`flow/config.mk`:
```
export PLATFORM = sky130hd
export DESIGN_NAME = HW3_FPMUL_754SP
export DESIGN_NICKNAME = HW3_FPMUL_754SP
export VERILOG_FILES = /design/flow/design.v
export SDC_FILE = /design/flow/constraint.sdc
export NUM_CORES = 4
export LEC_CHECK = 0
export ABC_AREA = 1
export CAP_MARGIN = 40
export CELL_PAD_IN_SITES_DETAIL_PLACEMENT = 0
export CORE_MARGIN = 2
export CORE_UTILIZATION = 72
export CTS_CLUSTER_DIAMETER = 285
export CTS_CLUSTER_SIZE = 21
export MAX_ROUTING_LAYER = met5
export PLACE_DENSITY = 0.64
export SLEW_MARGIN = 15
export TNS_END_PERCENT = 95
```
`flow/design.v`:
```
module HW3_FPMUL_754SP(Clk, Rst, St, FPmplier, FPmcand, Done, Ovf, Unf, FPproduct);
	input Clk, Rst, St;
	input [31:0] FPmplier, FPmcand;
	output reg [31:0] FPproduct;
	output reg Ovf, Unf, Done;
	wire [47:0] mult_out;
	wire [8:0] expo_out;		 
	reg [22:0] F;
	reg [8:0] E, E_biased;
	reg S;
	reg [1:0] state;
	assign mult_out = ({1'b1, FPmplier[22:0]}) * ({1'b1, FPmcand[22:0]});
	assign expo_out = (FPmplier[30:23] - 8'd127) + (FPmcand[30:23] - 8'd127);
	always @ (posedge Clk)	begin
		Done <= 1'b0;
		Ovf <= 1'b0;
		Unf <= 1'b0;
		if(Rst == 1'b1) begin
			state <= 2'b00;
		end
		else
		case(state)
			0: begin
				if(St == 1'b0)
					state <= 2'b00;
				else
					state <= 2'b01;
			end
			1: begin
				state <= 2'b10;
				S <= FPmplier[31] ^ FPmcand[31];
				if(FPmplier == 32'b0 || FPmcand == 32'b0) begin
					E <= 9'b0;
					E_biased <= 9'b0;
					F <= mult_out[45:23];
				end
				else if(mult_out[47] == 1'b1) begin
					E <= expo_out + 9'b1;
					E_biased <= expo_out + 9'd128;
					F <= mult_out[46:24];
				end
				else begin
					E <= expo_out;
					E_biased <= expo_out + 9'd127;
					F <= mult_out[45:23];
				end
			end
			2: begin
				state <= 2'b0;
				Done <= 1'b1;
				if(E_biased > 8'b11111110)
					Ovf <= 1'b1;
				if(E_biased < 8'b00000001)
					Unf <= 1'b1;
				FPproduct <= {S, E_biased[7:0], F};
			end
			default: begin
				if(St == 1'b0)
					state <= 2'b00;
				else
					state <= 2'b01;
			end
		endcase
	end
endmodule
```
`flow/constraint.sdc`:
```
create_clock -name core_clock -period 6.91 [get_ports {Clk}]
set_input_delay 1.3820 -clock core_clock [delete_from_list [all_inputs] [get_ports {Clk}]]
set_output_delay 1.3820 -clock core_clock [all_outputs]
set_load 0.01 [all_outputs]
```
`flow/run.sh`:
```
#!/bin/bash
# the make line also repeats each setting of config.mk as NAME=value (left out here)
make -C /OpenROAD-flow-scripts/flow DESIGN_CONFIG=/design/flow/config.mk WORK_HOME=/design/flow/orfs CLKGATE_MAP_FILE= finish
```
==> results of run 1 <==
==> stage by stage <==
step                setup TNS (ns)  std cells  hold WS, ns  util [%]
CTS                          -9.89       3925        0.413      93.4
floorplan                    -2.53       3049        0.400         -
detailed placement          -35.68       3763        0.408      85.1
global placement            -30.50       3761        0.405      85.0
==> layer usage <==
layer	GRT overflow	track usage, %
met3	28	78.8
met5	7	64.6
met2	218	98.2
met1	34	86.1
met4	118	86.0
==> what timing repair did <==
| action | in CTS |
|---|---|
| gates cloned | 23 |
| pin swaps | 158 |
| gates resized | 414 |
| hold buffers | 0 |
| setup endpoints to repair | 32 |
| hold endpoints to repair | 0 |
| buffers inserted | 124 |
==> results.toml, run 1 <==
# generated from flow reports
[place]
portBuffers = 101
gp_congestion = 1.03
place_area_um2 = 27500
hpwl_um = 60800
dp_slack_ns = -1.17

[cts]
cts_buffers = 9
htreeDepth = 3
cts_buffer_depth = 2
clock-sinks = 71
ctsRootBufferMaster = "clkbuf_16"

[synthesis]
synthAdderAreaFrac_pct = 51.1
ys_area_um2 = 23400
top_logic_kind = "adder cells"
synthMuxAreaShare_pct = 0
synth_area_um2 = 23400
synth_top_cell_by_area = "fa_1"
synth.cellmix.simpleShare_pct = 19.1
ys_ff = 71
edf_count = 65
synth_stat.cells = 3049
yosysMostFrequentCell = "inv_1"
top_area_share_pct = 41.2
yosysWarningCount = 1
synthArstFlopShare_pct = 0
fp_nets = 3783
compound_area_share_pct = 2.65
synth_cells = 3049
synth.distinct_cells = 35
postSynthSeqShare_pct = 8.85
top_cells_by_area = "fa_1 (41%), inv_1 (16%), nand2_1 (14%)"
synth-xor-area-share_pct = 0.711
common_cells = "inv_1 (968), nand2_1 (873), fa_1 (482)"
synth_area_per_cell_um2 = 7.68
ys.flop_type = "edfxtp_1"

[floorplanning]
core_area_um2 = 32300
row_count = 66
io_pins = 102
die_y_um = 184
die-area_um2 = 34000
initCoreUtil_pct = 72.5
die_w_um = 184

[outcome]
stop_stage = "5_1_grt"
stop_error = "[ERROR GRT-0116] Global routing finished with congestion. Check the congestion regions in the DRC Viewer."
status = "aborted with a tool error"

[global_routing]
overflow = 405
grt_use_total_pct = 87.3
==> run 2: changes to the inputs <==
Settings changed: ABC_AREA 1 to not set, CAP_MARGIN 40 to 20, CELL_PAD_IN_SITES_DETAIL_PLACEMENT 0 to not set, CORE_UTILIZATION 72 to 65, CTS_CLUSTER_DIAMETER 285 to not set, CTS_CLUSTER_SIZE 21 to not set, MAX_ROUTING_LAYER met5 to not set, PLACE_DENSITY 0.64 to not set, SETUP_SLACK_MARGIN set to -0.09, SLEW_MARGIN 15 to 20, TNS_END_PERCENT 95 to not set.
Clock period 6.91 ns to 7.77 ns, I/O delays scaled along.
==> run 2 against run 1 <==
- the layout now fails its checks (setup timing)
- die area rose by 2.9%
- synthesized cell count is 23% lower
- synthesized area down 7.1%
==> results.toml, run 2 <==
# yosys + openroad results
[outcome]
status = "complete, but fails checks"
so.violations = "setup timing"

[cts]
clock-sinks = 71
ctsRootBufferMaster = "clkbuf_16"
cts_tree = "done"
clk_latency_ns = 0.35
cts_buffers = 9
path_clk_slew_ns = 0.07
cts_buffer_depth = 2
htreeDepth = 3

[synthesis]
ys.flop_type = "edfxtp_1"
ys_ff = 71
top_area_share_pct = 44.4
compound_area_share_pct = 4.77
synth-xor-area-share_pct = 1.55
postSynthSeqShare_pct = 9.52
yosysMostFrequentCell = "inv_1"
common_cells = "inv_1 (600), fa_1 (482), nand2_1 (296)"
ys_area_um2 = 21800
synth.cellmix.simpleShare_pct = 15.9
synth_stat.cells = 2355
yosysWarningCount = 1
synth_area_per_cell_um2 = 9.24
top_logic_kind = "adder cells"
edf_count = 65
synthMuxAreaShare_pct = 0.955
synth_cells = 2355
synth.distinct_cells = 66
top_cells_by_area = "fa_1 (44%), ha_1 (11%), inv_1 (10%)"
synth_top_cell_by_area = "fa_1"
fp_nets = 3089
synth_area_um2 = 21800
synthAdderAreaFrac_pct = 55.0
synthArstFlopShare_pct = 0

[final_layout]
final_util_pct = 90.3
fillerInstances = 1318
area_growth_pct = 36.1
final_nets = 3586

[place]
hpwl_um = 53600
dp_slack_ns = -1.25
gp_congestion = 0.986
portBuffers = 101

[sta]
tightest_slew_ns = 1.13
slew_headroom_pct = 23.8
timing.fmax_mhz = 115
rsz0062_at_grt = "true"
setup_slack_ns = -0.934
finalCritPeriodShare_pct = 112
setup_viol = 32
hold_viol_final = 0
skew_ns = 0.0140
fin_crit_ns = 8.70
maxSlewViolCount = 0

[global_routing]
grt_pass1_vias = 22200
overflow = 0
grt_pass1_wl_um = 123000
grt_use_total_pct = 47.1
grt_max_degree = 35
antenna_found_initial = 12

[hold_path]
hold_path_depth = 0
min_to = "FPproduct[0]$_DFFE_PP_"
hp-start = "F[0]$_DFFE_PP_"
hold_path_class = "reg -> reg"

[worst_setup_path]
crit_path_end_kind = "flip-flop"
worstSetupEndpoint = "F[21]$_DFFE_PP_"
crit-reg2reg-launch = "state[1]$_DFF_P_"
r2r_end = "Unf$_SDFF_PN0_"
cp.buffers_inverters = 11
required_ns = 7.87
reg2reg_depth = 4
crit_type = "in -> reg"
cpLargestDelayFamily = "adder cells"
crit_cells = 29
crit_path_start_kind = "input pin"
cp_common_cell = "fa_1"
reg2reg_slack_ns = 6.27
critPathArrivalTime_ns = 8.80
crit_fanout = 6
critical-path-max-stage-delay_ns = 0.67
worst_path_max_delay_cell = "o21ai_0"
setup.worst_path.start = "FPmplier[9]"

[floorplanning]
initCoreUtil_pct = 66.4
die_w_um = 187
io_pins = 102
row_count = 66
core_area_um2 = 32800
die-area_um2 = 34900
die_y_um = 187

[drt]
post_drt_wl_per_cell_um = 28.2
antenna_left = 0
drt_wl_total_um = 93100
first_pass_iters = 9
drc = 0
vias_per_cell = 6.43
drt_iter0_markers = 2659
vias = 21200

[flow_run]
drv_cap = 0
warnings = 32
[run 2: final cells by class]
class                           count  area (um2)  share of cell area (%)
Antenna cell                        6        15.0                  0.0507
Timing Repair Buffer              588        5890                    19.9
Inverter                          602        2280                    7.72
Sequential cell                    71        2070                    7.00
Tap cell                          442         553                    1.87
Clock buffer                        9         225                   0.761
Multi-Input combinational cell   1580       18500                    62.5
Clock inverter                      7        72.6                   0.245
[run 2: metal layers]
layer	GRT usage, %	wire length, um
met5	0	183
met4	36.6	11400
met3	17.8	14900
met2	73.5	39900
met1	52.3	26600
[run 2: through the flow]
stage | cells | hold WS (ns) | instance area (um2) | setup TNS, ns
floorplan | 2355 | 0.400 | 21800 | -1.23
global placement | 3112 | 0.404 | 25800 | -31.16
detailed placement | 3112 | 0.405 | 25800 | -33.62
CTS | 3275 | 0.419 | 28800 | -3.96
global route | 3299 | 0.426 | 29600 | -23.32
finish | 3305 | 0.416 | 29600 | -19.81
[run 2: repair_timing]
action	CTS	global route
buffers inserted	139	41
pin swaps	186	159
setup endpoints to repair	32	32
hold buffers	0	0
gates resized	503	200
cloned	18	1
==> run 3: changes to the inputs <==
Settings changed: CORE_UTILIZATION 65 to 72, CTS_CLUSTER_SIZE set to 37, PLACE_DENSITY_LB_ADDON set to 0.2, SETUP_SLACK_MARGIN -0.09 to not set.
Clock period 7.77 ns to 8.4 ns, I/O delays scaled along.
==> run 3 against run 2 <==
- fails the layout checks on capacitance limit, slew limit, setup timing
- die area down 9.5%
- sequential share of layout area up 0.47 points
- wire length up 2.7%
- via count up 4.0%
- largest cell class unchanged
==> results.toml, run 3 <==
# yosys + openroad results
[outcome]
status = "complete, but fails checks"
so.violations = "capacitance limit, slew limit, setup timing"

[cts]
clock-sinks = 71
cts_buffers = 9
cts_buffer_depth = 2
cts_tree = "done"
htreeDepth = 3
path_clk_slew_ns = 0.09
ctsRootBufferMaster = "clkbuf_16"
clk_latency_ns = 0.37

[place]
portBuffers = 101
gp_congestion = 1.03
place_area_um2 = 25400
hpwl_um = 57500

[drt]
post_drt_wl_per_cell_um = 30.1
first_pass_iters = 13
drc = 0
drt_wl_total_um = 95700
drt_iter0_markers = 4172
vias = 22100
vias_per_cell = 6.96
antenna_left = 0

[worst_setup_path]
cp_common_cell = "fa_1"
crit_path_start_kind = "input pin"
crit_path_end_kind = "flip-flop"
critPathArrivalTime_ns = 9.43
required_ns = 8.63
reg2reg_depth = 4
cpLargestDelayFamily = "adder cells"
crit_type = "in -> reg"
crit_cells = 27
setup.worst_path.start = "FPmplier[13]"
crit_fanout = 9
crit-reg2reg-launch = "state[1]$_DFF_P_"
worstSetupEndpoint = "F[20]$_DFFE_PP_"
reg2reg_slack_ns = 6.78
cp.buffers_inverters = 11
worst_path_max_delay_cell = "fa_1"
critical-path-max-stage-delay_ns = 0.62
r2r_end = "Unf$_SDFF_PN0_"

[synthesis]
top_area_share_pct = 44.4
compound_area_share_pct = 4.77
ys_ff = 71
synth-xor-area-share_pct = 1.55
ys_area_um2 = 21800
synthAdderAreaFrac_pct = 55.0
postSynthSeqShare_pct = 9.52
top_cells_by_area = "fa_1 (44%), ha_1 (11%), inv_1 (10%)"
synthArstFlopShare_pct = 0
synth.distinct_cells = 66
fp_nets = 3089
synthMuxAreaShare_pct = 0.955
synth_area_um2 = 21800
synth_cells = 2355
synth_area_per_cell_um2 = 9.24
yosysMostFrequentCell = "inv_1"
synth_top_cell_by_area = "fa_1"
synth_stat.cells = 2355
synth.cellmix.simpleShare_pct = 15.9
yosysWarningCount = 1
ys.flop_type = "edfxtp_1"
top_logic_kind = "adder cells"
common_cells = "inv_1 (600), fa_1 (482), nand2_1 (296)"
edf_count = 65

[sta]
skew_ns = 0.0260
final.setup.tns_ns = -17.58
slew_headroom_pct = -27.8
timing.fmax_mhz = 109
setup_slack_ns = -0.801
hold_slack_ns = 0.406
tightest_slew_ns = 1.90
rsz0062_at_grt = "true"
finalCritPeriodShare_pct = 110
setup_viol = 32
maxSlewViolCount = 2
hold_viol_final = 0
fin_crit_ns = 9.20

[floorplanning]
die_y_um = 178
die-area_um2 = 31600
io_pins = 102
row_count = 63
core_area_um2 = 29700
initCoreUtil_pct = 73.2
die_w_um = 178

[hold_path]
hold_path_class = "reg -> reg"
min_to = "FPproduct[7]$_DFFE_PP_"
hold_path_depth = 0
hp-start = "F[7]$_DFFE_PP_"

[global_routing]
grt_max_degree = 35
grt.met1_usage_pct = 56.2
antenna_found_initial = 9
overflow = 0
grt_use_total_pct = 49.4
grt-busiest-layer = "met2"
grt_pass1_wl_um = 115000
met3_usage_pct = 14.1
grt_pass1_vias = 21200
grt.met2_usage_pct = 79.6

[flow_run]
warnings = 29
drv_cap = 1

[final_layout]
final_nets = 3500
fin_area_um2 = 27700
area_growth_pct = 27.5
fillerInstances = 979
==> run 3: area by class of cell <==
class | count | area (um2) | share of cell area, %
multi-input combinational | 1580 | 17900 | 64.7
timing repair buffer | 502 | 4660 | 16.8
inverter | 602 | 2260 | 8.17
sequential | 71 | 2070 | 7.47
tap | 390 | 488 | 1.76
clock buffer | 9 | 225 | 0.812
clock inverter | 7 | 48.8 | 0.176
antenna | 13 | 32.5 | 0.117
==> run 3: timing repair <==
| item | CTS | global route |
|---|---|---|
| cloned | 5 | 6 |
| hold buffers | 0 | 0 |
| pin swaps | 52 | 108 |
| setup buffers | 22 | 62 |
| resized | 167 | 233 |
| endpoints found under the setup margin | 32 | 32 |
==> run 3: routing by layer <==
metal	part of all wire (%)	vias up
met3	17	1341
li1	-	7873
met2	41	2742
met1	27	10100
met5	0.32	-
met4	14	14
==> run 3: per-stage QoR <==
step                setup slack [ns]  util, %  std cells
CTS                          -0.0157     89.0       3095
floorplan                      0.153        -       2355
global placement              -0.802     85.6       3053
finish                        -0.801     93.3       3174
detailed placement            -0.896     85.6       3053
global route                  -0.719     93.2       3161
==> run 4: changes to the inputs <==
Settings changed: CTS_CLUSTER_DIAMETER set to 372, CTS_CLUSTER_SIZE 37 to 99, PLACE_DENSITY set to 0.42, PLACE_DENSITY_LB_ADDON 0.2 to not set.
Clock period 8.4 ns to 7.45 ns, I/O delays scaled along.
==> run 4 against run 3 <==
- the flow now stops in 4_1_cts
- synthesized area is the same
- die area unchanged
- synthesized cell count unchanged
==> results.toml, run 4 <==
# generated from flow reports
[outcome]
stop_error = "[ERROR DPL-0033] detailed placement checks failed during check placement."
stop_stage = "4_1_cts"
status = "aborted with a tool error"

[synthesis]
synth_cells = 2355
ys_area_um2 = 21800
synthArstFlopShare_pct = 0
compound_area_share_pct = 4.77
synth_area_per_cell_um2 = 9.24
top_cells_by_area = "fa_1 (44%), ha_1 (11%), inv_1 (10%)"
fp_nets = 3089
synth_stat.cells = 2355
edf_count = 65
yosysWarningCount = 1
synth_area_um2 = 21800
top_logic_kind = "adder cells"
synth.cellmix.simpleShare_pct = 15.9
ys.flop_type = "edfxtp_1"
postSynthSeqShare_pct = 9.52
common_cells = "inv_1 (600), fa_1 (482), nand2_1 (296)"
ys_ff = 71
synthAdderAreaFrac_pct = 55.0
synthMuxAreaShare_pct = 0.955
synth-xor-area-share_pct = 1.55
synth_top_cell_by_area = "fa_1"
synth.distinct_cells = 66
top_area_share_pct = 44.4
yosysMostFrequentCell = "inv_1"

[place]
gp_congestion = 1.01
place_area_um2 = 26100
hpwl_um = 56600
place_inst = 3054
portBuffers = 101

[floorplanning]
io_pins = 102
row_count = 63
core_area_um2 = 29700
die-area_um2 = 31600
die_y_um = 178
initCoreUtil_pct = 73.2
die_w_um = 178
run 4: per-stage QoR:
stage	setup TNS, ns	worst slack, ns
detailed placement	-37.58	-1.34
global placement	-33.87	-1.31
floorplan	-2.99	-0.177
==> run 5: changes to the inputs <==
Settings changed: CORE_UTILIZATION 72 to 57, CTS_CLUSTER_DIAMETER 372 to not set, CTS_CLUSTER_SIZE 99 to not set, PLACE_DENSITY 0.42 to not set, SETUP_SLACK_MARGIN set to -0.74.
Clock period 7.45 ns to 7.48 ns, I/O delays scaled along.
==> run 5 against run 4 <==
- the layout now fails its checks (setup timing)
- synthesized cell count unchanged
- die area up 26%
- synthesized area unchanged
==> results.toml, run 5 <==
# yosys + openroad results
[global_routing]
grt_use_total_pct = 32.7
grt_pass1_wl_um = 97000
antenna_found_initial = 1
overflow = 0
grt_max_degree = 35
grt_pass1_vias = 17700

[place]
place_area_um2 = 25600
place_inst = 3171
dp_slack_ns = -1.57
hpwl_um = 53800
portBuffers = 101
gp_congestion = 0.974

[sta]
final.setup.tns_ns = -17.74
setup_viol = 32
finalCritPeriodShare_pct = 109
maxSlewViolCount = 0
setup_slack_ns = -0.665
hold_viol_final = 0
fin_crit_ns = 8.14
timing.fmax_mhz = 123
slew_headroom_pct = 38.0
skew_ns = 0.00643
tightest_slew_ns = 0.928
rsz0062_at_grt = "true"

[hold_path]
min_to = "FPproduct[20]$_DFFE_PP_"
hold_path_depth = 0
hold_path_class = "reg -> reg"
hp-start = "F[20]$_DFFE_PP_"

[drt]
drt_wl_total_um = 62700
drt_iter0_markers = 1085
post_drt_wl_per_cell_um = 19.6
drc = 0
antenna_left = 0
first_pass_iters = 5
vias_per_cell = 5.25
vias = 16800

[worst_setup_path]
crit_cells = 29
crit-reg2reg-launch = "state[2]$_DFF_P_"
cp_common_cell = "fa_1"
crit_path_end_kind = "flip-flop"
critPathArrivalTime_ns = 8.35
crit_type = "in -> reg"
worst_path_max_delay_cell = "fa_1"
r2r_end = "F[0]$_DFFE_PP_"
required_ns = 7.68
cp.buffers_inverters = 11
crit_fanout = 14
worstSetupEndpoint = "F[20]$_DFFE_PP_"
reg2reg_slack_ns = 6.02
setup.worst_path.start = "FPmcand[2]"
critical-path-max-stage-delay_ns = 0.59
reg2reg_depth = 1
cpLargestDelayFamily = "adder cells"
crit_path_start_kind = "input pin"

[outcome]
so.violations = "setup timing"
status = "complete, but fails checks"

[synthesis]
postSynthSeqShare_pct = 9.52
synthAdderAreaFrac_pct = 55.0
synth.distinct_cells = 66
common_cells = "inv_1 (600), fa_1 (482), nand2_1 (296)"
synth_area_um2 = 21800
top_area_share_pct = 44.4
synth_stat.cells = 2355
compound_area_share_pct = 4.77
synthMuxAreaShare_pct = 0.955
edf_count = 65
yosysWarningCount = 1
fp_nets = 3089
ys.flop_type = "edfxtp_1"
yosysMostFrequentCell = "inv_1"
synth_cells = 2355
synth-xor-area-share_pct = 1.55
top_logic_kind = "adder cells"
synth_area_per_cell_um2 = 9.24
synth_top_cell_by_area = "fa_1"
ys_area_um2 = 21800
synth.cellmix.simpleShare_pct = 15.9
top_cells_by_area = "fa_1 (44%), ha_1 (11%), inv_1 (10%)"
ys_ff = 71
synthArstFlopShare_pct = 0

[cts]
cts_buffer_depth = 2
cts_buffers = 9
path_clk_slew_ns = 0.06
htreeDepth = 3
holdBufCountCts = 0
clock-sinks = 71
cts_tree = "done"
ctsRootBufferMaster = "clkbuf_16"
clk_latency_ns = 0.33

[final_layout]
area_growth_pct = 21.2
logic_area_um2 = 17500
fillerInstances = 3108
ff_latch_area_um2 = 2070
fin_area_um2 = 26400
final_nets = 3412
final_cells = 3195

[floorplanning]
die_y_um = 199
io_pins = 102
die-area_um2 = 39700
initCoreUtil_pct = 57.8
row_count = 71
core_area_um2 = 37700
die_w_um = 199

[flow_run]
warnings = 29
drv_cap = 0
## run 5: cell type report
cell class | count | area share, %
clock buffer | 10 | 0.869
tap | 511 | 2.43
sequential | 71 | 7.86
inverter | 602 | 8.61
timing repair buffer | 414 | 13.6
multi-input combinational | 1580 | 66.3
antenna | 1 | 0.00949
clock inverter | 6 | 0.261
## run 5: repair_timing
action,CTS,global route
gates resized,103,103
pin swaps,26,26
gates cloned,0,3
setup endpoints to repair,31,31
setup buffers,13,24
## run 5: per-layer routing
metal,vias up,track usage [%],wire (um)
met5,-,0,0
met4,0,9.30,1790
met3,88,7.97,5840
met2,581,50.6,27900
met1,8427,46.2,27200
li1,7675,-,-
## run 5: metrics by stage
stage | hold slack [ns] | utilization [%]
after floorplan | 0.400 | -
after global placement | 0.404 | 68.0
after detailed placement | 0.405 | 68.0
after CTS | 0.411 | 69.4
after global routing | 0.416 | 70.0
final | 0.410 | 70.0
==> run 6: changes to the inputs <==
Settings changed: ABC_AREA set to 1, CAP_MARGIN 20 to 0, CELL_PAD_IN_SITES_DETAIL_PLACEMENT set to 0, CORE_UTILIZATION 57 to 53, CTS_CLUSTER_DIAMETER set to 285, CTS_CLUSTER_SIZE set to 58, GPL_ROUTABILITY_DRIVEN set to 0, MAX_ROUTING_LAYER set to met5, PLACE_DENSITY_LB_ADDON set to 0.09, SETUP_SLACK_MARGIN -0.74 to 1.77, SLEW_MARGIN 20 to 0, TNS_END_PERCENT set to 20.
Clock period 7.48 ns to 12.4 ns, I/O delays scaled along.
==> run 6 against run 5 <==
- now clean on timing, DRC and antenna
- setup slack better by 3.1 ns
- non-clock buffer count is 261 lower
- critical path depth is 1 higher
- via count is 13% higher
- register-to-register slack better by 4.7 ns
- cell count is 16% higher
==> results.toml, run 6 <==
# yosys + openroad results
[worst_setup_path]
worstSetupEndpoint = "F[22]$_DFFE_PP_"
critical-path-max-stage-delay_ns = 1.28
reg2reg_depth = 3
crit_path_end_kind = "flip-flop"
cp_common_cell = "inv_1"
crit_type = "in -> reg"
crit_cells = 30
worst_path_max_delay_cell = "clkdlybuf4s50_1"
cpLargestDelayFamily = "adder cells"
crit-reg2reg-launch = "state[1]$_DFF_P_"
required_ns = 12.50
reg2reg_slack_ns = 10.73
setup.worst_path.start = "FPmplier[13]"
cp.buffers_inverters = 10
critPathArrivalTime_ns = 10.06
crit_fanout = 23
r2r_end = "FPproduct[13]$_DFFE_PP_"
crit_path_start_kind = "input pin"

[synthesis]
ys_ff = 71
compound_area_share_pct = 2.65
synthMuxAreaShare_pct = 0
yosysWarningCount = 1
synth-xor-area-share_pct = 0.711
edf_count = 65
top_area_share_pct = 41.2
ys.flop_type = "edfxtp_1"
synthArstFlopShare_pct = 0
top_cells_by_area = "fa_1 (41%), inv_1 (16%), nand2_1 (14%)"
fp_nets = 3783
synth_area_um2 = 23400
synth_stat.cells = 3049
ys_area_um2 = 23400
synth_top_cell_by_area = "fa_1"
top_logic_kind = "adder cells"
synth.distinct_cells = 35
postSynthSeqShare_pct = 8.85
synthAdderAreaFrac_pct = 51.1
synth_cells = 3049
common_cells = "inv_1 (968), nand2_1 (873), fa_1 (482)"
synth.cellmix.simpleShare_pct = 19.1
synth_area_per_cell_um2 = 7.68
yosysMostFrequentCell = "inv_1"

[sta]
rsz0062_at_grt = "false"
hold_viol_final = 0
finalCritPeriodShare_pct = 80.3
slew_headroom_pct = 18.2
skew_ns = 0.00818
setup_viol = 0
maxSlewViolCount = 0
timing.fmax_mhz = 100
fin_crit_ns = 9.96
tightest_slew_ns = 1.22
final.setup.tns_ns = 0

[floorplanning]
die_w_um = 214
die-area_um2 = 45900
row_count = 76
core_area_um2 = 43400
initCoreUtil_pct = 54.0
die_y_um = 214
io_pins = 102

[global_routing]
antenna_found_initial = 0
overflow = 0
grt_max_degree = 26
grt_pass1_wl_um = 105000
grt_pass1_vias = 20600
grt_use_total_pct = 28.9

[final_layout]
logic_area_um2 = 17200
ff_latch_area_um2 = 2070
area_growth_pct = 8.41
final_util_pct = 58.5
final_nets = 3837
fillerInstances = 4078

[drt]
post_drt_wl_per_cell_um = 17.0
drt-met1-wl_um = 25400
antennaDiodeCount = 0
vias_per_cell = 5.13
top_layer = "met4"
wl_met3_um = 4090
first_pass_iters = 6
vias = 19000
drt_iter0_markers = 1312
drt_wl_total_um = 62800
drc = 0
wl_met2_um = 30800
antenna_left = 0

[cts]
postCtsSetupBuffers = 0
path_clk_slew_ns = 0.06
htreeDepth = 3
ctsRootBufferMaster = "clkbuf_16"
clock-sinks = 71
cts_buffer_depth = 2
cts_resized = 0
holdBufCountCts = 0
cts_tree = "done"
cts_buffers = 9
clk_latency_ns = 0.33

[hold_path]
hold_path_class = "reg -> reg"
hold_path_depth = 0
hp-start = "F[18]$_DFFE_PP_"
min_to = "FPproduct[18]$_DFFE_PP_"

[flow_run]
drv_cap = 0
warnings = 27

[place]
hpwl_um = 50800
portBuffers = 101

[outcome]
status = "complete, no violations"
==> run 6: layout make-up <==
type	count	share of cell area [%]
Clock inverter	7	0.222
Tap cell	585	2.88
Multi-Input combinational cell	1890	67.9
Sequential cell	71	8.17
Timing Repair Buffer	153	5.52
Inverter	978	14.5
Clock buffer	9	0.888
==> run 6: per-stage QoR <==
stage | setup WS (ns) | cell area, um2 | hold slack, ns | std cells
finish | 2.44 | 25400 | 0.420 | 3693
global route | 2.07 | 25400 | 0.432 | 3693
floorplan | 3.81 | 23400 | 0.400 | 3049
CTS | 2.50 | 25400 | 0.421 | 3693
global placement | 2.16 | 25100 | 0.406 | 3677
detailed placement | 2.16 | 25100 | 0.405 | 3677
==> run 6: metal layers <==
| metal | vias to the layer above | track usage [%] |
|---|---|---|
| li1 | 8701 | - |
| met1 | 9411 | 37.1 |
| met2 | 704 | 50.3 |
| met3 | 147 | 3.42 |
| met4 | 0 | 11.2 |
| met5 | - | 0 |
==> run 7: changes to the inputs <==
Settings changed: ABC_AREA 1 to not set, CAP_MARGIN 0 to 20, CELL_PAD_IN_SITES_DETAIL_PLACEMENT 0 to not set, CORE_UTILIZATION 53 to 60, CTS_CLUSTER_DIAMETER 285 to not set, CTS_CLUSTER_SIZE 58 to not set, GPL_ROUTABILITY_DRIVEN 0 to not set, MAX_ROUTING_LAYER met5 to not set, PLACE_DENSITY_LB_ADDON 0.09 to not set, SETUP_SLACK_MARGIN 1.77 to not set, SLEW_MARGIN 0 to 20, TNS_END_PERCENT 20 to not set.
Clock period 12.4 ns to 10.3 ns, I/O delays scaled along.
==> run 7 against run 6 <==
- still clean on timing, DRC and antenna
- first-iteration DRC count shrank 18%
- hold slack lost 0.0035 ns
- clock skew shrank 0.00084 ns
- non-clock buffer count grew 42
- die area shrank 18%
- utilization grew 8.8 points
- via count shrank 14%
- register-to-register slack lost 1.7 ns
==> results.toml, run 7 <==
# yosys + openroad results
[final_layout]
final_util_pct = 67.3
ff_latch_area_um2 = 2070
fillerInstances = 3023
logic_area_um2 = 17000
area_growth_pct = 10.3
final_nets = 3192

[worst_setup_path]
crit-reg2reg-launch = "state[1]$_DFF_P_"
critPathArrivalTime_ns = 9.81
worst_path_max_delay_cell = "clkdlybuf4s50_1"
required_ns = 10.38
crit_type = "in -> reg"
r2r_end = "Unf$_SDFF_PN0_"
reg2reg_slack_ns = 9.03
setup.worst_path.start = "FPmcand[7]"
cp.buffers_inverters = 7
crit_cells = 25
crit_fanout = 19
cp_common_cell = "fa_1"
crit_path_start_kind = "input pin"
reg2reg_depth = 4
cpLargestDelayFamily = "adder cells"
critical-path-max-stage-delay_ns = 0.97
crit_path_end_kind = "flip-flop"
worstSetupEndpoint = "F[21]$_DFFE_PP_"

[synthesis]
top_area_share_pct = 44.4
yosysWarningCount = 1
synth_cells = 2355
top_cells_by_area = "fa_1 (44%), ha_1 (11%), inv_1 (10%)"
synth-xor-area-share_pct = 1.55
edf_count = 65
synth_top_cell_by_area = "fa_1"
top_logic_kind = "adder cells"
synthMuxAreaShare_pct = 0.955
ys_ff = 71
fp_nets = 3089
synth_area_um2 = 21800
synthArstFlopShare_pct = 0
common_cells = "inv_1 (600), fa_1 (482), nand2_1 (296)"
compound_area_share_pct = 4.77
synth_area_per_cell_um2 = 9.24
postSynthSeqShare_pct = 9.52
synth_stat.cells = 2355
synth.distinct_cells = 66
synth.cellmix.simpleShare_pct = 15.9
ys_area_um2 = 21800
synthAdderAreaFrac_pct = 55.0
ys.flop_type = "edfxtp_1"
yosysMostFrequentCell = "inv_1"

[global_routing]
overflow = 0
grt_pass1_vias = 17400
grt_use_total_pct = 33.9
antenna_found_initial = 0
grt_pass1_wl_um = 96500
grt_max_degree = 35

[sta]
timing.fmax_mhz = 103
finalCritPeriodShare_pct = 94.5
rsz0062_at_grt = "false"
slew_headroom_pct = 29.8
setup_slack_ns = 0.566
fin_crit_ns = 9.73
skew_ns = 0.00734
hold_slack_ns = 0.416
final.setup.tns_ns = 0
hold_viol_final = 0
maxSlewViolCount = 0
tightest_slew_ns = 1.05
setup_viol = 0

[hold_path]
hp-start = "S$_DFFE_PP_"
hold_path_depth = 0
min_to = "FPproduct[31]$_DFFE_PP_"
hold_path_class = "reg -> reg"

[cts]
cts_buffers = 9
clk_latency_ns = 0.34
holdBufCountCts = 0
cts_tree = "done"
cts_buffer_depth = 2
clock-sinks = 71
htreeDepth = 3
postCtsSetupBuffers = 0
path_clk_slew_ns = 0.06
cts_resized = 0
ctsRootBufferMaster = "clkbuf_16"

[flow_run]
drv_cap = 0
warnings = 29

[floorplanning]
die_y_um = 194
die-area_um2 = 37800
core_area_um2 = 35700
die_w_um = 194
row_count = 69
initCoreUtil_pct = 61.0
io_pins = 102

[place]
portBuffers = 101
gp_congestion = 0.933
hpwl_um = 51400
dp_slack_ns = 0.329

[drt]
vias_per_cell = 5.55
vias = 16200
antenna_left = 0
drt_wl_total_um = 60400
drt_iter0_markers = 1072
first_pass_iters = 28
post_drt_wl_per_cell_um = 20.6
drc = 0

[outcome]
status = "complete, no violations"
==> run 7: routing by layer <==
layer	track usage [%]	vias to the layer above	part of all wire, %
met5	0	-	0
met4	13.1	0	4.6
met3	7.22	135	8.8
met2	55.2	662	47
met1	44.8	8198	40
li1	-	7234	-
==> run 7: stage by stage <==
| step | std cells | cell area, um2 |
|---|---|---|
| 2_1_floorplan | 2355 | 21800 |
| 3_3_place_gp | 2908 | 23700 |
| 3_5_place_dp | 2908 | 23700 |
| 4_1_cts | 2924 | 24000 |
| 5_1_grt | 2924 | 24000 |
| 6_report | 2926 | 24000 |
==> run 7: final cells by class <==
type	instances	area share [%]
repair buffers	195	7.31
clock inverters	7	0.303
clock buffers	9	0.939
well taps	461	2.40
multi-input cells	1579	71.0
diodes	2	0.0209
flip-flops and latches	71	8.64
inverters	602	9.42
==> run 8: changes to the inputs <==
Settings changed: ABC_AREA set to 0, CORE_UTILIZATION 60 to 40, CTS_CLUSTER_DIAMETER set to 96, GPL_ROUTABILITY_DRIVEN set to 0, PLACE_DENSITY_LB_ADDON set to 0.23, TNS_END_PERCENT set to 30.
Clock period 10.3 ns to 8.6 ns, I/O delays scaled along.
==> run 8 against run 7 <==
- via count increased by 7.5%
- critical path depth increased by 1
- first-iteration DRC count increased by 5.9%
- global-route usage decreased by 9.2 points
- hold slack about the same
- synthesized area unchanged
- synthesized cell count unchanged
- flip-flop count unchanged
- critical path type unchanged
- largest cell class unchanged
- highest routed layer is now met5
==> results.toml, run 8 <==
# yosys + openroad results
[worst_setup_path]
critical-path-max-stage-delay_ns = 0.55
crit_type = "in -> reg"
crit_cells = 26
reg2reg_slack_ns = 6.92
setup.worst_path.start = "FPmplier[21]"
crit_path_start_kind = "input pin"
cp.buffers_inverters = 9
crit_path_end_kind = "flip-flop"
cp_common_cell = "fa_1"
crit-reg2reg-launch = "state[1]$_DFF_P_"
reg2reg_depth = 3
worstSetupEndpoint = "F[18]$_DFFE_PP_"
critPathArrivalTime_ns = 8.53
r2r_end = "Unf$_SDFF_PN0_"
crit_fanout = 5
cpLargestDelayFamily = "adder cells"
worst_path_max_delay_cell = "fa_1"
required_ns = 8.68

[sta]
final.setup.tns_ns = 0
finalCritPeriodShare_pct = 98.2
maxSlewViolCount = 0
hold_viol_final = 0
setup_viol = 0
fin_crit_ns = 8.44
rsz0062_at_grt = "true"
slew_headroom_pct = 38.0
tightest_slew_ns = 0.928
timing.fmax_mhz = 118
skew_ns = 0.00920

[floorplanning]
initCoreUtil_pct = 40.4
die_w_um = 237
row_count = 85
die-area_um2 = 56300
io_pins = 102
die_y_um = 237
core_area_um2 = 53800

[synthesis]
synth_area_um2 = 21800
yosysMostFrequentCell = "inv_1"
synth_stat.cells = 2355
common_cells = "inv_1 (600), fa_1 (482), nand2_1 (296)"
synthMuxAreaShare_pct = 0.955
postSynthSeqShare_pct = 9.52
compound_area_share_pct = 4.77
ys.flop_type = "edfxtp_1"
synth-xor-area-share_pct = 1.55
edf_count = 65
top_logic_kind = "adder cells"
synthArstFlopShare_pct = 0
synth.cellmix.simpleShare_pct = 15.9
top_area_share_pct = 44.4
ys_area_um2 = 21800
synthAdderAreaFrac_pct = 55.0
synth.distinct_cells = 66
yosysWarningCount = 1
synth_area_per_cell_um2 = 9.24
fp_nets = 3089
top_cells_by_area = "fa_1 (44%), ha_1 (11%), inv_1 (10%)"
synth_cells = 2355
synth_top_cell_by_area = "fa_1"
ys_ff = 71

[cts]
holdBufCountCts = 0
ctsRootBufferMaster = "clkbuf_16"
cts_buffer_depth = 2
cts_buffers = 9
clk_latency_ns = 0.33
clock-sinks = 71
path_clk_slew_ns = 0.06
cts_tree = "done"
htreeDepth = 3

[drt]
post_drt_wl_per_cell_um = 20.5
drt_iter0_markers = 1135
first_pass_iters = 6
drt_wl_total_um = 70100
vias_per_cell = 5.09
vias = 17400
antenna_left = 0
drc = 0

[flow_run]
drv_cap = 0
warnings = 29

[outcome]
status = "complete, no violations"

[global_routing]
overflow = 0
grt_max_degree = 35
antenna_found_initial = 2
grt_pass1_vias = 18600
grt_pass1_wl_um = 106000
grt_use_total_pct = 24.7

[place]
hpwl_um = 57600
portBuffers = 101

[final_layout]
final_nets = 3459
final_util_pct = 51.3
logic_area_um2 = 17500
fillerInstances = 4983
ff_latch_area_um2 = 2070
area_growth_pct = 26.8

[hold_path]
hold_path_class = "reg -> reg"
hp-start = "F[9]$_DFFE_PP_"
hold_path_depth = 0
min_to = "FPproduct[9]$_DFFE_PP_"
[run 8: cell type report]
type | instances | share of cell area [%]
inverters | 602 | 8.24
well taps | 696 | 3.16
flip-flops and latches | 71 | 7.51
clock buffers | 9 | 0.817
multi-input cells | 1579 | 63.5
repair buffers | 462 | 16.5
diodes | 1 | 0.00907
clock inverters | 7 | 0.277
[run 8: per-layer routing]
metal | global-route usage (%) | routed length, um | vias to the layer above
met1 | 33.0 | 28600 | 8761
met4 | 7.34 | 2720 | 2
met5 | 0 | 12 | -
met3 | 4.46 | 5830 | 152
met2 | 41.1 | 32900 | 763
li1 | - | - | 7765
[run 8: metrics by stage]
step	worst slack [ns]	area [um2]	hold WS, ns	std cells
floorplan	0.313	21800	0.400	2355
global placement	-0.909	25800	0.405	3339
CTS	-0.0216	26600	0.418	3382
finish	0.156	27600	0.417	3427
detailed placement	-0.896	25800	0.405	3339
global route	-0.0842	27600	0.425	3426
[run 8: what timing repair did]
item / 4_1_cts / 5_1_grt
endpoints found under the setup margin: 29 / 31
pin swaps: 28 / 70
cloned: 0 / 11
setup buffers: 28 / 33
gates resized: 65 / 151
endpoints found under the hold margin: 0 / 0
==> run 9: changes to the inputs <==
Settings changed: ABC_AREA 0 to not set, CELL_PAD_IN_SITES_GLOBAL_PLACEMENT set to 1, CORE_MARGIN 2 to 5, CORE_UTILIZATION 40 to 42, CTS_CLUSTER_DIAMETER 96 to 47, GPL_ROUTABILITY_DRIVEN 0 to not set, GPL_TIMING_DRIVEN set to 1, MAX_ROUTING_LAYER set to met4, MIN_ROUTING_LAYER set to met2, PLACE_DENSITY set to 0.41, PLACE_DENSITY_LB_ADDON 0.23 to not set, TNS_END_PERCENT 30 to not set.
Clock period 8.6 ns to 5.02 ns, I/O delays scaled along.
==> run 9 against run 8 <==
- now fails the layout checks on DRC, setup timing
- flip-flop count unchanged
- setup slack got worse by 2.8 ns
- sequential share of layout area decreased by 0.80 points
- synthesized area unchanged
- first-iteration DRC count increased to 4.1 times the previous value
- wire length increased by 25%
- via count increased by 45%
- die area increased by 0.32%
- register-to-register slack got worse by 3.2 ns
- non-clock buffer count increased by 162
- global-route usage increased by 23 points
- critical path type unchanged
- critical endpoint is now F[22]$_DFFE_PP_
- largest cell class unchanged
==> results.toml, run 9 <==
# yosys + openroad results
[drt]
first_pass_iters = 53
vias_per_cell = 7.03
wl_met3_um = 36600
drc = 6
post_drt_wl_per_cell_um = 24.3
wl_met2_um = 41100
drt-met1-wl_um = 0
drt_iter0_markers = 4689
drt_wl_total_um = 87400
antenna_left = 0
top_layer = "met4"
vias = 25300

[synthesis]
synth_stat.cells = 2355
synthMuxAreaShare_pct = 0.955
yosysMostFrequentCell = "inv_1"
postSynthSeqShare_pct = 9.52
yosysWarningCount = 1
ys.flop_type = "edfxtp_1"
top_logic_kind = "adder cells"
synth-xor-area-share_pct = 1.55
synth.cellmix.simpleShare_pct = 15.9
synthAdderAreaFrac_pct = 55.0
compound_area_share_pct = 4.77
edf_count = 65
top_cells_by_area = "fa_1 (44%), ha_1 (11%), inv_1 (10%)"
synth_area_um2 = 21800
synthArstFlopShare_pct = 0
top_area_share_pct = 44.4
common_cells = "inv_1 (600), fa_1 (482), nand2_1 (296)"
synth_area_per_cell_um2 = 9.24
synth_top_cell_by_area = "fa_1"
ys_ff = 71
synth.distinct_cells = 66
synth_cells = 2355
fp_nets = 3089
ys_area_um2 = 21800

[worst_setup_path]
required_ns = 5.10
worst_path_max_delay_cell = "fa_1"
crit-reg2reg-launch = "state[1]$_DFF_P_"
critPathArrivalTime_ns = 7.70
crit_cells = 29
crit_path_end_kind = "flip-flop"
cp_common_cell = "fa_1"
worstSetupEndpoint = "F[22]$_DFFE_PP_"
crit_path_start_kind = "input pin"
r2r_end = "Unf$_SDFF_PN0_"
setup.worst_path.start = "FPmplier[11]"
cpLargestDelayFamily = "adder cells"
crit_type = "in -> reg"
reg2reg_slack_ns = 3.74
crit_fanout = 6
critical-path-max-stage-delay_ns = 0.54
cp.buffers_inverters = 11
reg2reg_depth = 4

[floorplanning]
row_count = 83
initCoreUtil_pct = 42.4
io_pins = 102
die_y_um = 238
die_w_um = 238
core_area_um2 = 51300
die-area_um2 = 56400

[place]
dp_slack_ns = -3.35
place_inst = 3349
portBuffers = 101
gp_congestion = 0.992
hpwl_um = 59600

[cts]
htreeDepth = 3
path_clk_slew_ns = 0.06
ctsRootBufferMaster = "clkbuf_16"
clock-sinks = 71
cts_tree = "done"
cts_buffers = 9
holdBufCountCts = 0
cts_buffer_depth = 2
clk_latency_ns = 0.33

[outcome]
so.violations = "DRC, setup timing"
status = "complete, but fails checks"

[sta]
timing.fmax_mhz = 131
fin_crit_ns = 7.62
maxSlewViolCount = 0
slew_headroom_pct = 22.4
setup_slack_ns = -2.60
tightest_slew_ns = 1.15
hold_slack_ns = 0.416
rsz0062_at_grt = "true"
hold_viol_final = 0
skew_ns = 0.0100
setup_viol = 32
finalCritPeriodShare_pct = 152
final.setup.tns_ns = -77.55

[hold_path]
hold_path_depth = 0
hold_path_class = "reg -> reg"
hp-start = "F[3]$_DFFE_PP_"
min_to = "FPproduct[3]$_DFFE_PP_"

[flow_run]
warnings = 32
drv_cap = 0

[global_routing]
overflow = 0
grt_pass1_vias = 29400
grt_max_degree = 35
antenna_found_initial = 2
grt_use_total_pct = 47.6
grt_pass1_wl_um = 129000

[final_layout]
area_growth_pct = 41.8
final_cells = 3594
final_nets = 3623
run 9: area by class of cell:
class	instances	area [um2]
clock buffer	9	225
inverter	602	2300
multi-input combinational	1581	18400
sequential	71	2070
antenna	20	50.0
timing repair buffer	624	6920
clock inverter	7	55.1
tap	680	851
fill	4553	20400
run 9: repair_timing:
item,CTS,global route
gates resized,443,209
gates cloned,32,1
setup buffers,119,69
pin swaps,163,133
setup endpoints to repair,32,32
run 9: metrics by stage:
stage | utilization, % | area, um2
2_1_floorplan | - | 22400
3_3_place_gp | 52.2 | 26800
3_5_place_dp | 52.2 | 26800
4_1_cts | 57.9 | 29700
5_1_grt | 60.1 | 30800
6_report | 60.1 | 30900
run 9: layer usage:
layer  GRT usage [%]  vias up
met5               -        -
met4            8.82        0
met3            64.9      949
met2            53.8     7120
met1               -     9088
li1                -     8121
==> run 10: changes to the inputs <==
Settings changed: CELL_PAD_IN_SITES_GLOBAL_PLACEMENT 1 to not set, CORE_MARGIN 5 to 2, CORE_UTILIZATION 42 to 72, CTS_CLUSTER_DIAMETER 47 to 395, CTS_CLUSTER_SIZE set to 97, GPL_TIMING_DRIVEN 1 to not set, MAX_ROUTING_LAYER met4 to not set, MIN_ROUTING_LAYER met2 to not set, PLACE_DENSITY 0.41 to 0.42.
Clock period 5.02 ns to 7.46 ns, I/O delays scaled along.
==> run 10 against run 9 <==
- the run now fails in 5_1_grt
- die area fell by 44%
- synthesized cell count unchanged
- synthesized area did not move
==> results.toml, run 10 <==
# generated from flow reports
[outcome]
status = "aborted with a tool error"
stop_stage = "5_1_grt"
stop_error = "[ERROR GRT-0116] Global routing finished with congestion. Check the congestion regions in the DRC Viewer."

[synthesis]
yosysWarningCount = 1
synth_top_cell_by_area = "fa_1"
ys.flop_type = "edfxtp_1"
common_cells = "inv_1 (600), fa_1 (482), nand2_1 (296)"
synthMuxAreaShare_pct = 0.955
top_area_share_pct = 44.4
synth_cells = 2355
synth.distinct_cells = 66
synthAdderAreaFrac_pct = 55.0
top_cells_by_area = "fa_1 (44%), ha_1 (11%), inv_1 (10%)"
postSynthSeqShare_pct = 9.52
yosysMostFrequentCell = "inv_1"
fp_nets = 3089
synthArstFlopShare_pct = 0
top_logic_kind = "adder cells"
compound_area_share_pct = 4.77
synth_area_um2 = 21800
synth_stat.cells = 2355
edf_count = 65
ys_ff = 71
ys_area_um2 = 21800
synth_area_per_cell_um2 = 9.24
synth.cellmix.simpleShare_pct = 15.9
synth-xor-area-share_pct = 1.55

[cts]
cts_buffers = 9
htreeDepth = 3
holdBufCountCts = 0
ctsRootBufferMaster = "clkbuf_16"
cts_buffer_depth = 2
clock-sinks = 71

[place]
hpwl_um = 54700
gp_congestion = 0.988
dp_slack_ns = -1.40
portBuffers = 101

[floorplanning]
die-area_um2 = 31600
io_pins = 102
die_w_um = 178
core_area_um2 = 29700
row_count = 63
die_y_um = 178
initCoreUtil_pct = 73.2

[global_routing]
overflow = 258
grt_use_total_pct = 85.9
-- run 10: metrics by stage --
| stage | instance area, um2 | cells | TNS (ns) |
|---|---|---|---|
| 2_1_floorplan | 22300 | 2355 | -2.81 |
| 3_3_place_gp | 26000 | 3040 | -35.05 |
| 3_5_place_dp | 26000 | 3040 | -37.97 |
| 4_1_cts | 28800 | 3185 | -11.27 |
-- run 10: layer usage --
layer	global-route usage, %	GRT overflow
met4	86.5	103
met2	98.1	144
met5	65.1	0
met3	76.6	8
met1	82.7	3
-- run 10: repair_timing --
action	in CTS
pin swaps	128
buffers inserted	106
gates cloned	26
resized	401
endpoints found under the hold margin	0
setup endpoints to repair	32
==> run 11: changes to the inputs <==
Settings changed: ABC_AREA set to 1, CTS_CLUSTER_DIAMETER 395 to 235, CTS_CLUSTER_SIZE 97 to 85, PLACE_DENSITY 0.42 to not set, PLACE_DENSITY_LB_ADDON set to 0.2, SETUP_SLACK_MARGIN set to -0.46.
Clock period 7.46 ns to 7.2 ns, I/O delays scaled along.
==> run 11 against run 10 <==
- synthesized area grew 7.6%
- die area grew 7.4%
- the run again fails in 5_1_grt
- synthesized cell count grew 29%
==> results.toml, run 11 <==
# generated from flow reports
[outcome]
stop_stage = "5_1_grt"
stop_error = "[ERROR GRT-0232] Routing congestion too high. Check the congestion heatmap in the GUI."
status = "aborted with a tool error"

[floorplanning]
die_y_um = 184
die_w_um = 184
core_area_um2 = 32300
row_count = 66
initCoreUtil_pct = 72.5
io_pins = 102
die-area_um2 = 34000

[cts]
htreeDepth = 3
clock-sinks = 71
cts_buffers = 9
ctsRootBufferMaster = "clkbuf_16"
cts_buffer_depth = 2

[place]
gp_congestion = 1.04
portBuffers = 101
hpwl_um = 57000

[synthesis]
synthAdderAreaFrac_pct = 51.1
synth.distinct_cells = 35
common_cells = "inv_1 (968), nand2_1 (873), fa_1 (482)"
synthArstFlopShare_pct = 0
synth_top_cell_by_area = "fa_1"
ys_ff = 71
top_cells_by_area = "fa_1 (41%), inv_1 (16%), nand2_1 (14%)"
synth_cells = 3049
synthMuxAreaShare_pct = 0
postSynthSeqShare_pct = 8.85
synth_area_per_cell_um2 = 7.68
edf_count = 65
yosysMostFrequentCell = "inv_1"
top_area_share_pct = 41.2
synth_stat.cells = 3049
top_logic_kind = "adder cells"
compound_area_share_pct = 2.65
synth.cellmix.simpleShare_pct = 19.1
synth_area_um2 = 23400
synth-xor-area-share_pct = 0.711
ys_area_um2 = 23400
ys.flop_type = "edfxtp_1"
yosysWarningCount = 1
fp_nets = 3783

[global_routing]
grt_use_total_pct = 78.4
overflow = 39
## run 11: through the flow
step	cell area (um2)	instances	worst slack [ns]	hold slack (ns)	setup TNS (ns)
after floorplan	23400	3049	-0.351	0.400	-9.82
after global placement	27100	3748	-0.850	0.405	-24.28
after detailed placement	27100	3748	-0.985	0.415	-29.49
after CTS	27900	3787	-0.460	0.422	-13.29
## run 11: layer usage
metal,GRT overflow,GRT usage (%)
met5,1,58.2
met2,15,90.3
met4,14,71.6
met3,5,71.3
met1,4,77.3
## run 11: repair_timing
item | CTS
resized | 47
setup endpoints to repair | 32
setup buffers | 23
hold buffers | 0
pin swaps | 22
cloned | 13
==> run 12: changes to the inputs <==
Settings changed: ABC_AREA 1 to not set, CELL_PAD_IN_SITES_GLOBAL_PLACEMENT set to 2, CORE_ASPECT_RATIO set to 0.93, CORE_UTILIZATION 72 to 62, CTS_CLUSTER_DIAMETER 235 to not set, CTS_CLUSTER_SIZE 85 to not set, PLACE_DENSITY_LB_ADDON 0.2 to 0.03, SETUP_SLACK_MARGIN -0.46 to not set.
Clock period 7.2 ns to 8.68 ns, I/O delays scaled along.
==> run 12 against run 11 <==
- synthesized area down 7.1%
- synthesized cell count down 23%
- the run fails in 3_1_place_gp_skip_io
- die area up 7.8%
==> results.toml, run 12 <==
# generated from flow reports
[synthesis]
ys.flop_type = "edfxtp_1"
fp_nets = 3089
top_area_share_pct = 44.4
yosysWarningCount = 1
yosysMostFrequentCell = "inv_1"
synth_area_per_cell_um2 = 9.24
synth_cells = 2355
edf_count = 65
top_logic_kind = "adder cells"
synthMuxAreaShare_pct = 0.955
ys_area_um2 = 21800
compound_area_share_pct = 4.77
top_cells_by_area = "fa_1 (44%), ha_1 (11%), inv_1 (10%)"
synth_area_um2 = 21800
synth.cellmix.simpleShare_pct = 15.9
synth_stat.cells = 2355
synthArstFlopShare_pct = 0
synthAdderAreaFrac_pct = 55.0
postSynthSeqShare_pct = 9.52
synth_top_cell_by_area = "fa_1"
synth-xor-area-share_pct = 1.55
common_cells = "inv_1 (600), fa_1 (482), nand2_1 (296)"
synth.distinct_cells = 66
ys_ff = 71

[floorplanning]
die-area_um2 = 36600
die_w_um = 198
initCoreUtil_pct = 62.6
row_count = 66
core_area_um2 = 34800
die_y_um = 185

[outcome]
stop_stage = "3_1_place_gp_skip_io"
stop_error = "[ERROR FLW-0024] Place density exceeds 1.0 (current PLACE_DENSITY_LB_ADDON =  0.03). Please check if the value of  PLACE_DENSITY_LB_ADDON is between 0 and 0.99."
status = "aborted with a tool error"
==> run 13: changes to the inputs <==
Settings changed: ABC_AREA set to 1, CAP_MARGIN 20 to 0, CELL_PAD_IN_SITES_DETAIL_PLACEMENT set to 0, CELL_PAD_IN_SITES_GLOBAL_PLACEMENT 2 to not set, CORE_ASPECT_RATIO 0.93 to not set, CORE_UTILIZATION 62 to 72, CTS_CLUSTER_DIAMETER set to 285, CTS_CLUSTER_SIZE set to 72, MAX_ROUTING_LAYER set to met5, PLACE_DENSITY set to 0.66, PLACE_DENSITY_LB_ADDON 0.03 to not set, SETUP_SLACK_MARGIN set to -0.53, SLEW_MARGIN 20 to 15, TNS_END_PERCENT set to 100.
Clock period 8.68 ns to 6.8 ns, I/O delays scaled along.
==> run 13 against run 12 <==
- now fails the layout checks on setup timing
- die area decreased by 7.2%
- synthesized area increased by 7.6%
- synthesized cell count increased by 29%
==> results.toml, run 13 <==
# yosys + openroad results
[global_routing]
overflow = 0
grt_use_total_pct = 53.3
grt_pass1_wl_um = 134000
grt_pass1_vias = 25000
grt_max_degree = 35
antenna_found_initial = 9

[drt]
vias = 24300
drc = 0
first_pass_iters = 14
antenna_left = 0
drt_wl_total_um = 98200
drt_iter0_markers = 4556
post_drt_wl_per_cell_um = 25.6
vias_per_cell = 6.34

[worst_setup_path]
crit_path_end_kind = "flip-flop"
critPathArrivalTime_ns = 8.27
cpLargestDelayFamily = "adder cells"
crit_type = "in -> reg"
worstSetupEndpoint = "F[7]$_DFFE_PP_"
reg2reg_depth = 4
crit_path_start_kind = "input pin"
cp_common_cell = "nand2_1"
setup.worst_path.start = "FPmcand[13]"
critical-path-max-stage-delay_ns = 0.64
crit-reg2reg-launch = "state[1]$_DFF_P_"
reg2reg_slack_ns = 4.98
required_ns = 6.91
crit_cells = 31
crit_fanout = 11
r2r_end = "Unf$_SDFF_PN0_"
worst_path_max_delay_cell = "fa_1"
cp.buffers_inverters = 10

[final_layout]
area_growth_pct = 22.9
final_nets = 4113
final_cells = 3834
final_util_pct = 89.1

[sta]
setup_slack_ns = -1.36
tightest_slew_ns = 1.16
skew_ns = 0.0194
hold_viol_final = 0
fin_crit_ns = 8.16
slew_headroom_pct = 22.7
rsz0062_at_grt = "true"
maxSlewViolCount = 0
setup_viol = 32
timing.fmax_mhz = 123
finalCritPeriodShare_pct = 120

[outcome]
status = "complete, but fails checks"
so.violations = "setup timing"

[synthesis]
common_cells = "inv_1 (968), nand2_1 (873), fa_1 (482)"
compound_area_share_pct = 2.65
synth_area_um2 = 23400
top_area_share_pct = 41.2
yosysWarningCount = 1
synth_stat.cells = 3049
ys_area_um2 = 23400
edf_count = 65
ys.flop_type = "edfxtp_1"
top_cells_by_area = "fa_1 (41%), inv_1 (16%), nand2_1 (14%)"
synth_cells = 3049
synth.cellmix.simpleShare_pct = 19.1
synthArstFlopShare_pct = 0
synthAdderAreaFrac_pct = 51.1
synth-xor-area-share_pct = 0.711
synth_area_per_cell_um2 = 7.68
synth_top_cell_by_area = "fa_1"
synth.distinct_cells = 35
synthMuxAreaShare_pct = 0
fp_nets = 3783
top_logic_kind = "adder cells"
postSynthSeqShare_pct = 8.85
yosysMostFrequentCell = "inv_1"
ys_ff = 71

[floorplanning]
die_y_um = 184
io_pins = 102
core_area_um2 = 32300
die_w_um = 184
row_count = 66
die-area_um2 = 34000
initCoreUtil_pct = 72.5

[hold_path]
hold_path_class = "reg -> reg"
hold_path_depth = 0
hp-start = "F[7]$_DFFE_PP_"
min_to = "FPproduct[7]$_DFFE_PP_"

[place]
place_inst = 3791
hpwl_um = 60000
gp_congestion = 0.982
portBuffers = 101

[cts]
holdBufCountCts = 0
clk_latency_ns = 0.38
clock-sinks = 71
cts_buffer_depth = 2
cts_tree = "done"
htreeDepth = 3
path_clk_slew_ns = 0.07
ctsRootBufferMaster = "clkbuf_16"
cts_buffers = 9

[flow_run]
drv_cap = 0
warnings = 32
==> run 13: final cells by class <==
class / count / area [um2]
multi-input combinational: 1891 / 18000
timing repair buffer: 428 / 4160
inverter: 978 / 3680
fill: 1477 / 3510
sequential: 71 / 2070
tap: 442 / 553
clock buffer: 9 / 225
clock inverter: 7 / 63.8
antenna: 8 / 20.0
==> run 13: what timing repair did <==
item	4_1_cts	5_1_grt
buffers inserted	31	15
pin swaps	64	70
resized	221	178
setup endpoints to repair	32	32
cloned	13	4
==> run 13: stage by stage <==
stage               setup TNS (ns)  instance area [um2]  hold WS (ns)  worst slack [ns]
CTS                         -15.75                28300         0.421            -0.564
global route                -40.40                28800         0.422             -1.35
finish                      -41.26                28800         0.418             -1.36
floorplan                   -15.71                23400         0.400            -0.529
global placement            -36.00                27400         0.403             -1.18
detailed placement          -41.75                27400         0.406             -1.38
==> run 13: per-layer routing <==
metal,global-route usage (%),vias up,part of all wire [%]
met3,25.6,1276,18
met4,44.8,30,13
met1,56.7,11000,28
li1,-,9283,-
met5,3.70,-,0.98
met2,79.7,2687,41
==> run 14: changes to the inputs <==
Settings changed: CAP_MARGIN 0 to 20, CELL_PAD_IN_SITES_DETAIL_PLACEMENT 0 to 2, CORE_UTILIZATION 72 to 33, CTS_CLUSTER_DIAMETER 285 to 263, CTS_CLUSTER_SIZE 72 to 88, GPL_ROUTABILITY_DRIVEN set to 0, GPL_TIMING_DRIVEN set to 0, MAX_ROUTING_LAYER met5 to not set, MIN_ROUTING_LAYER set to met2, PLACE_DENSITY 0.66 to not set, PLACE_DENSITY_LB_ADDON set to 0.23, SETUP_SLACK_MARGIN -0.53 to not set, SLEW_MARGIN 15 to 20, TNS_END_PERCENT 100 to 30.
Clock period 6.8 ns to 4.75 ns, I/O delays scaled along.
==> run 14 against run 13 <==
- the flow now stops in 5_1_grt
- synthesized area did not move
- die area rose by 120%
- synthesized cell count did not move
==> results.toml, run 14 <==
# generated from flow reports
[outcome]
status = "aborted with a tool error"
stop_stage = "5_1_grt"
stop_error = "[ERROR GRT-0232] Routing congestion too high. Check the congestion heatmap in the GUI."

[floorplanning]
die_w_um = 270
row_count = 97
die_y_um = 270
core_area_um2 = 70100
io_pins = 102
initCoreUtil_pct = 33.4
die-area_um2 = 73100

[cts]
cts_buffer_depth = 2
htreeDepth = 3
cts_buffers = 9
holdBufCountCts = 0
clock-sinks = 71
ctsRootBufferMaster = "clkbuf_16"

[synthesis]
ys_ff = 71
synthMuxAreaShare_pct = 0
synth_cells = 3049
synth-xor-area-share_pct = 0.711
edf_count = 65
synthAdderAreaFrac_pct = 51.1
synthArstFlopShare_pct = 0
synth_area_per_cell_um2 = 7.68
synth_top_cell_by_area = "fa_1"
yosysWarningCount = 1
common_cells = "inv_1 (968), nand2_1 (873), fa_1 (482)"
synth_stat.cells = 3049
top_area_share_pct = 41.2
top_logic_kind = "adder cells"
yosysMostFrequentCell = "inv_1"
ys.flop_type = "edfxtp_1"
synth.distinct_cells = 35
fp_nets = 3783
synth.cellmix.simpleShare_pct = 19.1
ys_area_um2 = 23400
compound_area_share_pct = 2.65
top_cells_by_area = "fa_1 (41%), inv_1 (16%), nand2_1 (14%)"
postSynthSeqShare_pct = 8.85
synth_area_um2 = 23400

[place]
hpwl_um = 99500
place_area_um2 = 26000
portBuffers = 89
place_inst = 4080
dp_slack_ns = -4.54

[global_routing]
grt_use_total_pct = 71.7
overflow = 189
## run 14: metal layers
metal | overflow | global-route usage (%)
met1 | - | -
met3 | 107 | 77.3
met4 | 43 | 58.0
met2 | 25 | 75.2
met5 | 14 | 57.8
## run 14: repair_timing
item	CTS
pin swaps	63
buffers inserted	59
gates resized	640
setup endpoints to repair	32
endpoints found under the hold margin	0
gates cloned	4
## run 14: per-stage QoR
stage               hold slack, ns
floorplan                    0.400
global placement             0.401
detailed placement           0.407
CTS                          0.421
